// mult_32bit_no_ops
module mult_32bit_no_ops(
    input              clk,
    input              reset,
    input              start,
    input              signed_mode,  
    input       [31:0] op_a,
    input       [31:0] op_b,
    output reg         done,
    output reg  [63:0] product_out
);
For scale: roughly 1,300 cells after synthesis, roughly 130 I/O pins, ~0.011 sq mm of cells after synthesis.
export LEC_CHECK = 0
export CAP_MARGIN = 30
export CORE_ASPECT_RATIO = 0.74
export CORE_MARGIN = 9
export CORE_UTILIZATION = 55
export CTS_CLUSTER_DIAMETER = 179
export HOLD_SLACK_MARGIN = 0.19
export PLACE_DENSITY_LB_ADDON = 0.21
export SLEW_MARGIN = 20
create_clock -name core_clock -period 13.4 [get_ports {clk}]
run.sh (not shown) runs the stock make flow with config.mk's settings and CLKGATE_MAP_FILE=.
The first run completed without violations.
Edit:
==> flow/config.mk (replaced) <==
export PLATFORM = sky130hd
export DESIGN_NAME = mult_32bit_no_ops
export DESIGN_NICKNAME = mult_32bit_no_ops
export VERILOG_FILES = /design/flow/design.v
export SDC_FILE = /design/flow/constraint.sdc
export NUM_CORES = 4
export LEC_CHECK = 0
export CAP_MARGIN = 20
export CORE_MARGIN = 2
export CORE_UTILIZATION = 62
export PLACE_DENSITY = 0.6
export SLEW_MARGIN = 20
==> flow/constraint.sdc (replaced) <==
create_clock -name core_clock -period 9.03 [get_ports {clk}]
set_input_delay 1.8060 -clock core_clock [delete_from_list [all_inputs] [get_ports {clk}]]
set_output_delay 1.8060 -clock core_clock [all_outputs]
set_load 0.01 [all_outputs]
Result:
- Now the flow produced a layout that fails on negative setup slack
- via count rises by a few percent
- final area is higher by a few percent
- utilization is higher by 13 points
- routed wire length goes down slightly
Edit:
--- a/flow/config.mk
+++ b/flow/config.mk
@@ -8,5 +8,7 @@
 export CAP_MARGIN = 20
 export CORE_MARGIN = 2
-export CORE_UTILIZATION = 62
-export PLACE_DENSITY = 0.6
+export CORE_UTILIZATION = 71
+export CTS_CLUSTER_SIZE = 35
+export SETUP_SLACK_MARGIN = 2.89
 export SLEW_MARGIN = 20
+export TNS_END_PERCENT = 5
==> flow/constraint.sdc (replaced) <==
create_clock -name core_clock -period 10.2 [get_ports {clk}]
set_input_delay 2.0400 -clock core_clock [delete_from_list [all_inputs] [get_ports {clk}]]
set_output_delay 2.0400 -clock core_clock [all_outputs]
set_load 0.01 [all_outputs]
After rerunning: The changed run finished with negative setup slack left. Power came out lower slightly. Register-to-register slack improves by 0.71 ns. Clock power came out lower by about a fifth.
Edit:
--- a/flow/config.mk
+++ b/flow/config.mk
@@ -6,9 +6,10 @@
 export NUM_CORES = 4
 export LEC_CHECK = 0
+export ABC_AREA = 1
 export CAP_MARGIN = 20
 export CORE_MARGIN = 2
-export CORE_UTILIZATION = 71
-export CTS_CLUSTER_SIZE = 35
-export SETUP_SLACK_MARGIN = 2.89
+export CORE_UTILIZATION = 72
+export CTS_CLUSTER_SIZE = 10
+export PLACE_DENSITY_LB_ADDON = 0.24
 export SLEW_MARGIN = 20
 export TNS_END_PERCENT = 5
The new run produced a layout that fails on negative setup slack.
Final cell count went up by about 28%.
Sequential power went down by about 10%.
Worst setup slack is worse by 0.16 ns.
Cell area went up by 2.2%.
Sequential cell count is unchanged.
Via count went up by about 5.7%.

* * *

Starting RTL as in the previous note.
make LEC_CHECK=0 CAP_MARGIN=0 CORE_ASPECT_RATIO=1.54 CORE_MARGIN=2 CORE_UTILIZATION=55 GPL_ROUTABILITY_DRIVEN=1 MAX_ROUTING_LAYER=met5 SLEW_MARGIN=20 TNS_END_PERCENT=5 finish   # period 10.1 ns
The first run produced a layout that fails on negative setup slack.
Change:
--- a/flow/config.mk
+++ b/flow/config.mk
@@ -11 +11,2 @@
-export CORE_UTILIZATION = 55
+export CORE_UTILIZATION = 71
+export CTS_CLUSTER_SIZE = 37
==> flow/constraint.sdc (replaced) <==
create_clock -name core_clock -period 10.9 [get_ports {clk}]
set_input_delay 2.1800 -clock core_clock [delete_from_list [all_inputs] [get_ports {clk}]]
set_output_delay 2.1800 -clock core_clock [all_outputs]
set_load 0.01 [all_outputs]
Outcome:
- The changed run finished with negative setup slack left
- via count goes up by 11%
- clock skew hardly moves
- sequential share of layout area stays flat
- maximum frequency goes down by 2.2%
- cell area is about the same
Change:
--- a/flow/config.mk
+++ b/flow/config.mk
@@ -11,2 +11 @@
-export CORE_UTILIZATION = 71
-export CTS_CLUSTER_SIZE = 37
+export CORE_UTILIZATION = 70
@@ -14,0 +14,2 @@
+export PLACE_DENSITY_LB_ADDON = 0.27
+export SETUP_SLACK_MARGIN = 1.87
==> flow/constraint.sdc (replaced) <==
create_clock -name core_clock -period 7.57 [get_ports {clk}]
set_input_delay 1.5140 -clock core_clock [delete_from_list [all_inputs] [get_ports {clk}]]
set_output_delay 1.5140 -clock core_clock [all_outputs]
set_load 0.01 [all_outputs]
After rerunning: The changed run ended with an error in 5_1_grt with GRT-0116; synthesized area does not change; die area increases by 1.4%; synthesized cell count stays the same.

* * *

oak:
mult_32bit_no_ops again, from the RTL that the note above started with.
Design mult_32bit_no_ops, start of the top module:
module mult_32bit_no_ops(
    input              clk,
    input              reset,
    input              start,
    input              signed_mode,  
    input       [31:0] op_a,
    input       [31:0] op_b,
    output reg         done,
    output reg  [63:0] product_out
);
==> flow/config.mk <==
export PLATFORM = sky130hd
export DESIGN_NAME = mult_32bit_no_ops
export DESIGN_NICKNAME = mult_32bit_no_ops
export VERILOG_FILES = /design/flow/design.v
export SDC_FILE = /design/flow/constraint.sdc
export NUM_CORES = 4
export LEC_CHECK = 0
export CAP_MARGIN = 25
export CELL_PAD_IN_SITES_DETAIL_PLACEMENT = 2
export CELL_PAD_IN_SITES_GLOBAL_PLACEMENT = 0
export CORE_ASPECT_RATIO = 0.97
export CORE_MARGIN = 2
export CORE_UTILIZATION = 35
export CTS_CLUSTER_SIZE = 72
export SETUP_SLACK_MARGIN = 5.0
export SLEW_MARGIN = 20
export TNS_END_PERCENT = 30
==> flow/constraint.sdc <==
create_clock -name core_clock -period 19.3 [get_ports {clk}]
set_input_delay 3.8600 -clock core_clock [delete_from_list [all_inputs] [get_ports {clk}]]
set_output_delay 3.8600 -clock core_clock [all_outputs]
set_load 0.01 [all_outputs]
Inputs modified between oak and pine:
==> flow/config.mk <==
export PLATFORM = sky130hd
export DESIGN_NAME = mult_32bit_no_ops
export DESIGN_NICKNAME = mult_32bit_no_ops
export VERILOG_FILES = /design/flow/design.v
export SDC_FILE = /design/flow/constraint.sdc
export NUM_CORES = 4
export LEC_CHECK = 0
export CAP_MARGIN = 20
export CORE_MARGIN = 2
export CORE_UTILIZATION = 71
export CTS_CLUSTER_SIZE = 37
export SLEW_MARGIN = 20
==> flow/constraint.sdc <==
create_clock -name core_clock -period 11.5 [get_ports {clk}]
set_input_delay 2.3000 -clock core_clock [delete_from_list [all_inputs] [get_ports {clk}]]
set_output_delay 2.3000 -clock core_clock [all_outputs]
set_load 0.01 [all_outputs]
Results
Looking across oak and pine, the single run that reached the end with no open violations was oak. The flow for pine finished, though final verification flagged negative setup slack. pine vs oak, setup-violating endpoint count in the final report went up by 3. The arrival time of data at the critical path endpoint of pine is lower than that of oak. Going from oak to pine, starting density of the core picked up an extra 36 points, met2 wire length lost 39%, count of clock tree sinks neither gained nor lost much. Comparing the two runs side by side, pine comes out behind oak on power.
The following lists how birch was set up differently from pine:
diff --git a/flow/config.mk b/flow/config.mk
--- a/flow/config.mk
+++ b/flow/config.mk
@@ -10,2 +10,2 @@
-export CORE_UTILIZATION = 71
-export CTS_CLUSTER_SIZE = 37
+export CORE_UTILIZATION = 40
+export PLACE_DENSITY = 0.6
==> flow/constraint.sdc <==
create_clock -name core_clock -period 10.2 [get_ports {clk}]
set_input_delay 2.0400 -clock core_clock [delete_from_list [all_inputs] [get_ports {clk}]]
set_output_delay 2.0400 -clock core_clock [all_outputs]
set_load 0.01 [all_outputs]
==> comparison <==
- Relative to pine, post-CTS setup repair buffer count has decreased by 1 in birch.
- The higher sequential share of layout area came out of pine.
- Status birch: flow complete, layout not clean - negative setup slack
- In birch, the met1 track demand over resource came out 19 points below the value in pine.
- Routed wire length on met3: birch vs pine down about 66%
- Summary: post-layout instance area, birch worse than pine
- Relative to pine, the clock-buffer cell count of birch is lower by 1.
- Compared with pine, birch shows via count lower by 1143.
- Against pine as the reference, birch delivers a lower number of iterations in the first detailed-routing pass.
- Of birch and pine, the higher routed length per placed instance belongs to pine.
- Compared to pine, birch leaves more free space in the core.
The following lists how maple was set up differently from birch:
diff --git a/flow/config.mk b/flow/config.mk
--- a/flow/config.mk
+++ b/flow/config.mk
@@ -10,2 +10,2 @@
-export CORE_UTILIZATION = 40
-export PLACE_DENSITY = 0.6
+export CORE_UTILIZATION = 72
+export PLACE_DENSITY_LB_ADDON = 0.24
@@ -12,0 +13 @@
+export TNS_END_PERCENT = 5
==> flow/constraint.sdc <==
create_clock -name core_clock -period 11.6 [get_ports {clk}]
set_input_delay 2.3200 -clock core_clock [delete_from_list [all_inputs] [get_ports {clk}]]
set_output_delay 2.3200 -clock core_clock [all_outputs]
set_load 0.01 [all_outputs]
[summary]
- Going from birch to maple, buffers inserted during post-CTS setup optimization went down by 1, utilization moved up.
- Min cell count across maple and birch: maple
- Reg2reg setup slack delta (maple − birch): favourable
- birch → maple: power has decreased; relative area change from synthesis to final layout decreased 8.4 points; cell depth of the worst setup path has remained practically unchanged; total wire length after detailed routing has increased.
- [maple] flow finished | final checks: failed | reasons: negative setup slack
- Worst-skew pair later-pin latency essentially unchanged between birch and maple.
- Fmax | maple vs birch | maple slower
Power figures rest on the tool's default switching activity, not on a simulated workload.
